== main ==
Design CONV, start of the top module:
module  CONV(
	input				clk,
	input				rst_n,
	input 				mode,
	input       		in_valid,
	output reg			out_valid,
	output 		[13:0] 	AWADDR,
	output		 [7:0] 	AWLEN,
	output 				AWVALID,
	input 				AWREADY,
	output reg  [31:0]	WDATA,
	output 				WVALID,
	input 				WREADY,
	output 		[13:0] 	ARADDR,
	output 		 [7:0] 	ARLEN,
	output 				ARVALID,
	input 				ARREADY,
	input		[31:0] 	RDATA,
	input 				RVALID,
	output reg			RREADY
);
Size: about 3400 cells after synthesis, about 120 I/O pins, about 0.025 mm2 of cells after synthesis.
Settings: LEC_CHECK=0, ABC_AREA=1, CAP_MARGIN=15, CELL_PAD_IN_SITES_DETAIL_PLACEMENT=1, CORE_ASPECT_RATIO=0.52, CORE_MARGIN=2, CORE_UTILIZATION=26, CTS_CLUSTER_DIAMETER=335, GPL_ROUTABILITY_DRIVEN=1, MAX_ROUTING_LAYER=met4, MIN_ROUTING_LAYER=met1, PLACE_DENSITY_LB_ADDON=0.15, SLEW_MARGIN=35; clock period 12.4 ns.
run.sh (not shown) runs the stock make flow with config.mk's settings and CLKGATE_MAP_FILE=.
main: flow completed, timing, DRC and antenna clean
--- input diff main..the feature branch ---
- CTS_CLUSTER_DIAMETER: 335 -> 355
- CTS_CLUSTER_SIZE: unset -> 99
- TNS_END_PERCENT: unset -> 15
- CORE_ASPECT_RATIO: 0.52 -> unset
- PLACE_DENSITY_LB_ADDON: 0.15 -> unset
- CAP_MARGIN: 15 -> 20
- MAX_ROUTING_LAYER: met4 -> unset
- CORE_UTILIZATION: 26 -> 28
- MIN_ROUTING_LAYER: met1 -> unset
- PLACE_DENSITY: unset -> 0.87
- CELL_PAD_IN_SITES_DETAIL_PLACEMENT: 1 -> 0
- SLEW_MARGIN: 35 -> 20
[summary]
- In the flow results for the feature branch and main, the well-tap cell count is smaller on the feature branch.
- Area of the synthesized netlist per yosys stat came out exactly the same in the feature branch and main.

---

job 6421:
CONV again, from the RTL that the note above started with.
make LEC_CHECK=0 ABC_AREA=1 CAP_MARGIN=0 CORE_MARGIN=2 CORE_UTILIZATION=61 CTS_CLUSTER_DIAMETER=159 CTS_CLUSTER_SIZE=100 HOLD_SLACK_MARGIN=0.28 PLACE_DENSITY=0.83 SETUP_SLACK_MARGIN=0.06 SLEW_MARGIN=20 TNS_END_PERCENT=10 finish   # period 8.0 ns
Edits applied to the flow inputs when going from job 6421 to job 4789:
==> flow/config.mk <==
export PLATFORM = sky130hd
export DESIGN_NAME = CONV
export DESIGN_NICKNAME = CONV
export VERILOG_FILES = /design/flow/design.v
export SDC_FILE = /design/flow/constraint.sdc
export NUM_CORES = 4
export LEC_CHECK = 0
export CAP_MARGIN = 20
export CORE_MARGIN = 2
export CORE_UTILIZATION = 40
export SLEW_MARGIN = 20
==> flow/constraint.sdc <==
create_clock -name core_clock -period 7.8 [get_ports {clk}]
set_input_delay 1.5600 -clock core_clock [delete_from_list [all_inputs] [get_ports {clk}]]
set_output_delay 1.5600 -clock core_clock [all_outputs]
set_load 0.01 [all_outputs]
Notes after the runs:
- Taking job 6421 as the reference, in job 4789 simple-gate portion of the synthesized area fell 5.2 points, finished layout cell area rose 2.7%.
- Max number of placed instances, taps included across job 4789 and job 6421: job 6421
- Going from job 6421 to job 4789, non-clock buffer count went up 120, tap cell count went up 49%.
- Summary of job 4789 over job 6421: final worst-path setup slack -0.032 ns; count of sequential standard cells ~0 delta.
- in2reg as the worst setup path category was reported by job 4789, and reg2reg by job 6421.

---

CONV again, from the RTL that the note above started with.
clock: 4.6 ns
lec_check: 0
cap_margin: 20
core_margin: 2
core_utilization: 69
cts_cluster_diameter: 164
cts_cluster_size: 93
place_density: 0.36
slew_margin: 20
tns_end_percent: 5
The baseline reached the layout checks and failed them: negative setup slack.
Rerun with:
--- a/flow/config.mk
+++ b/flow/config.mk
@@ -9,7 +9,4 @@
 export CORE_MARGIN = 2
-export CORE_UTILIZATION = 69
-export CTS_CLUSTER_DIAMETER = 164
-export CTS_CLUSTER_SIZE = 93
-export PLACE_DENSITY = 0.36
+export CORE_UTILIZATION = 40
+export MAX_ROUTING_LAYER = met4
 export SLEW_MARGIN = 20
-export TNS_END_PERCENT = 5
==> flow/constraint.sdc (replaced) <==
create_clock -name core_clock -period 4.31 [get_ports {clk}]
set_input_delay 0.8620 -clock core_clock [delete_from_list [all_inputs] [get_ports {clk}]]
set_output_delay 0.8620 -clock core_clock [all_outputs]
set_load 0.01 [all_outputs]
After rerunning: The changed run reached the layout checks and failed them: negative setup slack; worst hold slack loses 0.046 ns; register-to-register slack gains 0.13 ns; worst setup slack gains 0.13 ns; global-route usage came out lower by 21 points.
Rerun with:
--- a/flow/config.mk
+++ b/flow/config.mk
@@ -10,3 +10,2 @@
 export CORE_UTILIZATION = 40
-export MAX_ROUTING_LAYER = met4
 export SLEW_MARGIN = 20
==> flow/constraint.sdc (replaced) <==
create_clock -name core_clock -period 8.0 [get_ports {clk}]
set_input_delay 1.6000 -clock core_clock [delete_from_list [all_inputs] [get_ports {clk}]]
set_output_delay 1.6000 -clock core_clock [all_outputs]
set_load 0.01 [all_outputs]
With this change the flow went through all stages and came out clean; sequential share of layout area rises by 1.5 points; critical path depth climbs by 1; worst hold slack improved by 0.094 ns; routed wire length shrinks by 7.2%; clock-buffer cell count goes down by 4; core utilization falls by 5.3 points; worst setup slack gets better by 3.2 ns.
Rerun with:
--- a/flow/config.mk
+++ b/flow/config.mk
@@ -7,5 +7,7 @@
 export LEC_CHECK = 0
+export ABC_AREA = 1
 export CAP_MARGIN = 20
 export CORE_MARGIN = 2
-export CORE_UTILIZATION = 40
+export CORE_UTILIZATION = 72
+export PLACE_DENSITY_LB_ADDON = 0.2
 export SLEW_MARGIN = 20
==> flow/constraint.sdc (replaced) <==
create_clock -name core_clock -period 6.74 [get_ports {clk}]
set_input_delay 1.3480 -clock core_clock [delete_from_list [all_inputs] [get_ports {clk}]]
set_output_delay 1.3480 -clock core_clock [all_outputs]
set_load 0.01 [all_outputs]
Now the flow never finished: it broke off in 5_1_grt (GRT-0116).
Area after synthesis went up by 2.7%.
Synthesized cell count grows by 19%.
Die area came out lower by 42%.

---

Starting RTL as in the previous note.
## CONV
module  CONV(
	input				clk,
	input				rst_n,
	input 				mode,
	input       		in_valid,
	output reg			out_valid,
	output 		[13:0] 	AWADDR,
	output		 [7:0] 	AWLEN,
	output 				AWVALID,
	input 				AWREADY,
	output reg  [31:0]	WDATA,
	output 				WVALID,
	input 				WREADY,
	output 		[13:0] 	ARADDR,
	output 		 [7:0] 	ARLEN,
	output 				ARVALID,
	input 				ARREADY,
	input		[31:0] 	RDATA,
	input 				RVALID,
	output reg			RREADY
);
make LEC_CHECK=0 CAP_MARGIN=20 CELL_PAD_IN_SITES_DETAIL_PLACEMENT=2 CELL_PAD_IN_SITES_GLOBAL_PLACEMENT=1 CORE_MARGIN=2 CORE_UTILIZATION=71 CTS_CLUSTER_SIZE=28 GPL_ROUTABILITY_DRIVEN=0 HOLD_SLACK_MARGIN=0.25 MAX_ROUTING_LAYER=met4 SLEW_MARGIN=15 TNS_END_PERCENT=90 finish   # period 4.84 ns
The baseline failed in global placement without I/O (3_1_place_gp_skip_io) on GPL-0301.
==> next run, changes <==
Settings changed: CELL_PAD_IN_SITES_DETAIL_PLACEMENT 2 to default, CELL_PAD_IN_SITES_GLOBAL_PLACEMENT 1 to default, CTS_CLUSTER_SIZE 28 to 31, GPL_ROUTABILITY_DRIVEN 0 to default, HOLD_SLACK_MARGIN 0.25 to default, MAX_ROUTING_LAYER met4 to default, PLACE_DENSITY_LB_ADDON from default to 0.11, SLEW_MARGIN 15 to 20, TNS_END_PERCENT 90 to default.
Clock period 4.84 ns to 6.74 ns, I/O delays scaled along.
Effect: With this change the flow stopped in global routing (5_1_grt) on ODB-0269. Synthesized area is unchanged. Synthesized cell count does not change. Die size is unchanged.
==> next run, changes <==
Settings changed: CORE_UTILIZATION 71 to 68, CTS_CLUSTER_SIZE 31 to default, PLACE_DENSITY_LB_ADDON 0.11 to 0.06, SETUP_SLACK_MARGIN from default to 2.01.
What happened:
- This time the run finished but fails on setup timing
- synthesized area stays the same
- synthesized cell count does not change
- die size grows by a few percent
==> next run, changes <==
Settings changed: CORE_UTILIZATION 68 to 24, PLACE_DENSITY_LB_ADDON 0.06 to default, SETUP_SLACK_MARGIN 2.01 to default.
Clock period 6.74 ns to 7.8 ns, I/O delays scaled along.
This time the run completed with no timing, DRC or antenna violations. Register-to-register slack is better by 1.2 ns. Die area increases to 2.8 times its value. Final cell count went up by 19%. Via count drops by about 13%.
==> next run, changes <==
Settings changed: CORE_UTILIZATION 24 to 68.
Clock period 7.8 ns to 6.74 ns, I/O delays scaled along.
What happened:
- The new run completed, yet does not pass: setup timing
- design area rose by a few percent
- area after synthesis is unchanged
- final cell count fell by about a fifth
- utilization rose by 55 points

---

## build 36
The RTL this note starts from:
==> flow/design.v <==
module  CONV(
	input				clk,
	input				rst_n,
	input 				mode,
	input       		in_valid,
	output reg			out_valid,
	output 		[13:0] 	AWADDR,
	output		 [7:0] 	AWLEN,
	output 				AWVALID,
	input 				AWREADY,
	output reg  [31:0]	WDATA,
	output 				WVALID,
	input 				WREADY,
	output 		[13:0] 	ARADDR,
	output 		 [7:0] 	ARLEN,
	output 				ARVALID,
	input 				ARREADY,
	input		[31:0] 	RDATA,
	input 				RVALID,
	output reg			RREADY
);
localparam WEIGHT1 	= 20'hABC2E;
localparam WEIGHT2 	= 20'hB52E2;
localparam WEIGHT3 	= 20'hAF5C4;
localparam WEIGHT4 	= 20'hE5518;
localparam WEIGHT5 	= 20'h71650;
localparam WEIGHT6 	= 20'hA938B;
localparam WEIGHT7 	= 20'h5251F;
localparam WEIGHT8 	= 20'h7DFC0;
localparam WEIGHT9 	= 20'hEB885;
localparam BIAS 	= 16'h1310;
localparam IDLE 	= 4'd0;
localparam CONV_K1 	= 4'd1;
localparam CONV_K2 	= 4'd2;
localparam CONV_K3 	= 4'd3;
localparam CONV_K4 	= 4'd4;
localparam CONV_K5 	= 4'd5;
localparam CONV_K6 	= 4'd6;
localparam CONV_K7 	= 4'd7;
localparam CONV_K8 	= 4'd8;
localparam CONV_K9 	= 4'd9;
localparam RELU 	= 4'd10;
localparam MUL 		= 4'd11;
localparam READ 	= 4'd12;
localparam WRITE_L0 = 4'd13;
localparam POOL 	= 4'd14;
localparam WRITE_L1 = 4'd15;
reg  		 [3:0] 	state_r, state_w, state_tmp;
reg  		 [5:0]	cnt_x, cnt_y;
reg					mode_;
wire 			 	is_up, is_down, is_left, is_right;
wire 				skip_mul;
wire 		[11:0] 	P1, P2, P3, P4, P5, P6, P7, P8, P9;
wire 		[15:0]  data_in;
wire 		[19:0] 	weight;
reg  signed	[35:0] 	product;
reg 				mul_fin;
reg  signed [36:0]	conv_result;
wire 		[31:0]	relu_result;
reg 		[31:0] 	max_pool_result;
wire 				update_mp_result;
assign is_up 	= (cnt_y == 6'd0  || (cnt_y == 6'd1  && mode_));
assign is_down 	= (cnt_y == 6'd63 || (cnt_y == 6'd62 && mode_));
assign is_left 	= (cnt_x == 6'd0  || (cnt_x == 6'd1  && mode_));
assign is_right = (cnt_x == 6'd63 || (cnt_x == 6'd62 && mode_));
assign skip_mul   = (state_tmp == CONV_K1 && (is_up || is_left)) 	||
					(state_tmp == CONV_K2 && (is_up))				||
					(state_tmp == CONV_K3 && (is_up || is_right)) 	||
					(state_tmp == CONV_K4 && (is_left))				||
					(state_tmp == CONV_K6 && (is_right)) 			||
					(state_tmp == CONV_K7 && (is_down || is_left)) 	||
					(state_tmp == CONV_K8 && (is_down)) 			||
					(state_tmp == CONV_K9 && (is_down || is_right));
assign P1 = (mode_ == 1'b0) ? {cnt_y, cnt_x} - 7'd65 : {cnt_y, cnt_x} - 8'd130;
assign P2 = (mode_ == 1'b0) ? {cnt_y, cnt_x} - 7'd64 : {cnt_y, cnt_x} - 8'd128;
assign P3 = (mode_ == 1'b0) ? {cnt_y, cnt_x} - 6'd63 : {cnt_y, cnt_x} - 7'd126;
assign P4 = (mode_ == 1'b0) ? {cnt_y, cnt_x} - 1'd1  : {cnt_y, cnt_x} - 2'd2  ;
assign P5 = (mode_ == 1'b0) ? {cnt_y, cnt_x}		 : {cnt_y, cnt_x}         ;
assign P6 = (mode_ == 1'b0) ? {cnt_y, cnt_x} + 1'd1	 : {cnt_y, cnt_x} + 2'd2  ;
assign P7 = (mode_ == 1'b0) ? {cnt_y, cnt_x} + 6'd63 : {cnt_y, cnt_x} + 7'd126;
assign P8 = (mode_ == 1'b0) ? {cnt_y, cnt_x} + 7'd64 : {cnt_y, cnt_x} + 8'd128;
assign P9 = (mode_ == 1'b0) ? {cnt_y, cnt_x} + 7'd65 : {cnt_y, cnt_x} + 8'd130;
assign data_in = RDATA[31:16];
assign weight = (state_tmp == CONV_K1) ? WEIGHT1 :
				(state_tmp == CONV_K2) ? WEIGHT2 :
				(state_tmp == CONV_K3) ? WEIGHT3 :
				(state_tmp == CONV_K4) ? WEIGHT4 :
				(state_tmp == CONV_K5) ? WEIGHT5 :
				(state_tmp == CONV_K6) ? WEIGHT6 :
				(state_tmp == CONV_K7) ? WEIGHT7 :
				(state_tmp == CONV_K8) ? WEIGHT8 :
				(state_tmp == CONV_K9) ? WEIGHT9 : 20'd0;
assign ARADDR = (state_tmp == CONV_K1) ? P1 :
				(state_tmp == CONV_K2) ? P2 :
				(state_tmp == CONV_K3) ? P3 :
				(state_tmp == CONV_K4) ? P4 :
				(state_tmp == CONV_K5) ? P5 :
				(state_tmp == CONV_K6) ? P6 :
				(state_tmp == CONV_K7) ? P7 :
				(state_tmp == CONV_K8) ? P8 :
				(state_tmp == CONV_K9) ? P9 : 14'd0;
assign ARLEN = 8'd0;
assign ARVALID = (state_r == READ) && (~skip_mul) && (state_tmp != RELU);
assign AWADDR = (state_r == POOL) ? {4'b1000, cnt_y[5:1], cnt_x[5:1]} : {1'b1, cnt_y, cnt_x};
assign AWLEN = 8'd0;
assign AWVALID = (state_r == RELU || state_r == POOL);
assign WVALID = (state_r == WRITE_L0 || state_r == WRITE_L1);
assign relu_result = (conv_result[36]) ? 32'd0 : conv_result[31:0];
assign update_mp_result = ((WDATA > max_pool_result) && WVALID);
always @(*) begin
	case(state_r)
		IDLE: 		state_w = (in_valid) ? READ : IDLE;
		READ: 		state_w = (ARREADY && ~skip_mul) ? state_tmp : READ;
		CONV_K1: 	state_w = (skip_mul) ? READ : ((RVALID) ? MUL : CONV_K1); 
		CONV_K2: 	state_w = (skip_mul) ? READ : ((RVALID) ? MUL : CONV_K2);
		CONV_K3: 	state_w = (skip_mul) ? READ : ((RVALID) ? MUL : CONV_K3);
		CONV_K4: 	state_w = (skip_mul) ? READ : ((RVALID) ? MUL : CONV_K4);
		CONV_K5: 	state_w = (skip_mul) ? READ : ((RVALID) ? MUL : CONV_K5);
		CONV_K6: 	state_w = (skip_mul) ? READ : ((RVALID) ? MUL : CONV_K6);
		CONV_K7: 	state_w = (skip_mul) ? READ : ((RVALID) ? MUL : CONV_K7);
		CONV_K8: 	state_w = (skip_mul) ? READ : ((RVALID) ? MUL : CONV_K8);
		CONV_K9: 	state_w = (skip_mul) ? RELU : ((RVALID) ? MUL : CONV_K9);
		MUL: 		state_w = (state_tmp == CONV_K9) ? RELU : READ;
		RELU: 		state_w = (AWREADY) ? WRITE_L0 : RELU;
		WRITE_L0: 	state_w = (WREADY) ? ((cnt_x[0] && cnt_y[0]) ? POOL : READ) : WRITE_L0;
		POOL: 		state_w = (AWREADY) ? WRITE_L1 : POOL;
		WRITE_L1: 	state_w = (WREADY) ? ((cnt_x[5:1] == 5'd31 && cnt_y[5:1] == 5'd31) ? IDLE : READ) : WRITE_L1;
	endcase
end
always @(posedge clk or negedge rst_n) begin
	if (!rst_n)	state_r <= IDLE;
	else 		state_r <= state_w;
end
always @(posedge clk or negedge rst_n) begin
	if (!rst_n)								state_tmp <= CONV_K1;
	else if (state_r == RELU)				state_tmp <= CONV_K1;
	else if (state_r == MUL) 				state_tmp <= state_tmp + 4'd1;
	else if (state_r == READ && skip_mul) 	state_tmp <= state_tmp + 4'd1;
end
always @(posedge clk or negedge rst_n) begin
	if (!rst_n)	begin
		cnt_x <= 6'd0;
		cnt_y <= 6'd0;
	end
	else if (state_r == WRITE_L0 && WREADY) begin
		cnt_x <= {cnt_x[5:1], cnt_x[0] + 1'd1};
		cnt_y <= (cnt_x[0]) ? {cnt_y[5:1], cnt_y[0] + 1'd1} : cnt_y;
	end
	else if (state_r == WRITE_L1 && WREADY) begin
		cnt_x <= {cnt_x[5:1] + 5'd1, cnt_x[0]};
		cnt_y <= (cnt_x[5:1] == 5'd31) ? {cnt_y[5:1] + 1'd1, cnt_y[0]} : cnt_y;
	end
end
always @(posedge clk or negedge rst_n) begin
	if (!rst_n)			RREADY <= 1'b0;
	else if (ARVALID)	RREADY <= 1'b1;
	else if (RVALID) 	RREADY <= 1'b0;
end
always @(posedge clk or negedge rst_n) begin
	if (!rst_n)					product <= 36'd0;
	else if (state_w == MUL)	product <= $signed(data_in) * $signed(weight);
end
always @(posedge clk or negedge rst_n) begin
	if (!rst_n)					mul_fin <= 1'b0;
	else if (state_w == MUL) 	mul_fin <= 1'b1;
	else 						mul_fin <= 1'b0;
end
always @(posedge clk or negedge rst_n) begin
	if (!rst_n)					conv_result <= BIAS;
	else if (WVALID && WREADY) 	conv_result <= BIAS;
	else if (mul_fin) 			conv_result <= conv_result + product;
end
always @(posedge clk or negedge rst_n) begin
	if (!rst_n)								max_pool_result <= 32'd0;
	else if (state_r == WRITE_L1 && WREADY) max_pool_result <= 32'd0;
	else if (update_mp_result) 				max_pool_result <= WDATA;
end
always @(posedge clk or negedge rst_n) begin
	if (!rst_n)						WDATA <= 32'd0;
	else if (state_w == WRITE_L0)	WDATA <= relu_result;
	else if (state_w == WRITE_L1)	WDATA <= max_pool_result;
	else 							WDATA <= WDATA;
end
always @(posedge clk or negedge rst_n) begin
	if (!rst_n)							out_valid <= 1'b0;
	else if (WREADY && state_w == IDLE) out_valid <= 1'b1;
	else 								out_valid <= 1'b0;
end
always @(posedge clk or negedge rst_n) begin
	if (!rst_n)			mode_ <= 1'b0;
	else if (in_valid) 	mode_ <= mode;
	else 				mode_ <= mode_;
end
endmodule
export LEC_CHECK = 0
export CAP_MARGIN = 40
export CORE_ASPECT_RATIO = 0.5
export CORE_MARGIN = 2
export CORE_UTILIZATION = 69
export CTS_CLUSTER_DIAMETER = 164
export CTS_CLUSTER_SIZE = 93
export PLACE_DENSITY = 0.36
export SLEW_MARGIN = 20
export TNS_END_PERCENT = 5
create_clock -name core_clock -period 4.6 [get_ports {clk}]
Build 36 finished all stages; layout check result: FAIL, due to setup timing.
Edits applied to the flow inputs when going from build 36 to build 13:
Settings: clearing CORE_ASPECT_RATIO, which used to be 0.5; clearing TNS_END_PERCENT, which used to be 5; clearing CTS_CLUSTER_SIZE, which used to be 93; swapping 69 for 40 in CORE_UTILIZATION; clearing CTS_CLUSTER_DIAMETER, which used to be 164; clearing PLACE_DENSITY, which used to be 0.36; swapping 40 for 20 in CAP_MARGIN; swapping 4.6 for 5.86 in the clock period (ns, I/O delays scaled along).
### Flow results
Placed wire-length estimate went up slightly going from build 36 to build 13. The setup slack reported for build 13 is greater than that of build 36 by 1500 ps. Looking at final cell count, build 13 sits 281 higher than build 36 does. Where shortest clock period the worst path allows after layout is concerned, build 36 is outperformed by build 13. Tap cell count: lower on build 36. The layout from build 13, despite a flow that completed every stage, fails the layout checks, with the failing checks listed as setup timing. Relative to build 36, initial antenna violation count decreased by 1 in build 13.
Inputs modified between build 13 and build 61:
Settings: ABC_AREA: unset -> 1; CORE_UTILIZATION: 40 -> 72; the clock period (ns, I/O delays scaled along): 5.86 -> 9.54.
[summary]
Number of rows in the core area, build 61 and build 13: smaller value in build 61. Build 61 vs build 13: sum of routed wire length over all layers up. In the tables for build 61 and build 13, setup slack reads higher with build 61. Summary — global-route usage, build 61 relative to build 13: higher, by 21 points. Highest-delay cell along the critical path: fa_1 -> build 61, fa_2 -> build 13. Build 61 finished every step from synthesis to the final layout, and the layout passed the timing, design-rule and antenna checks.
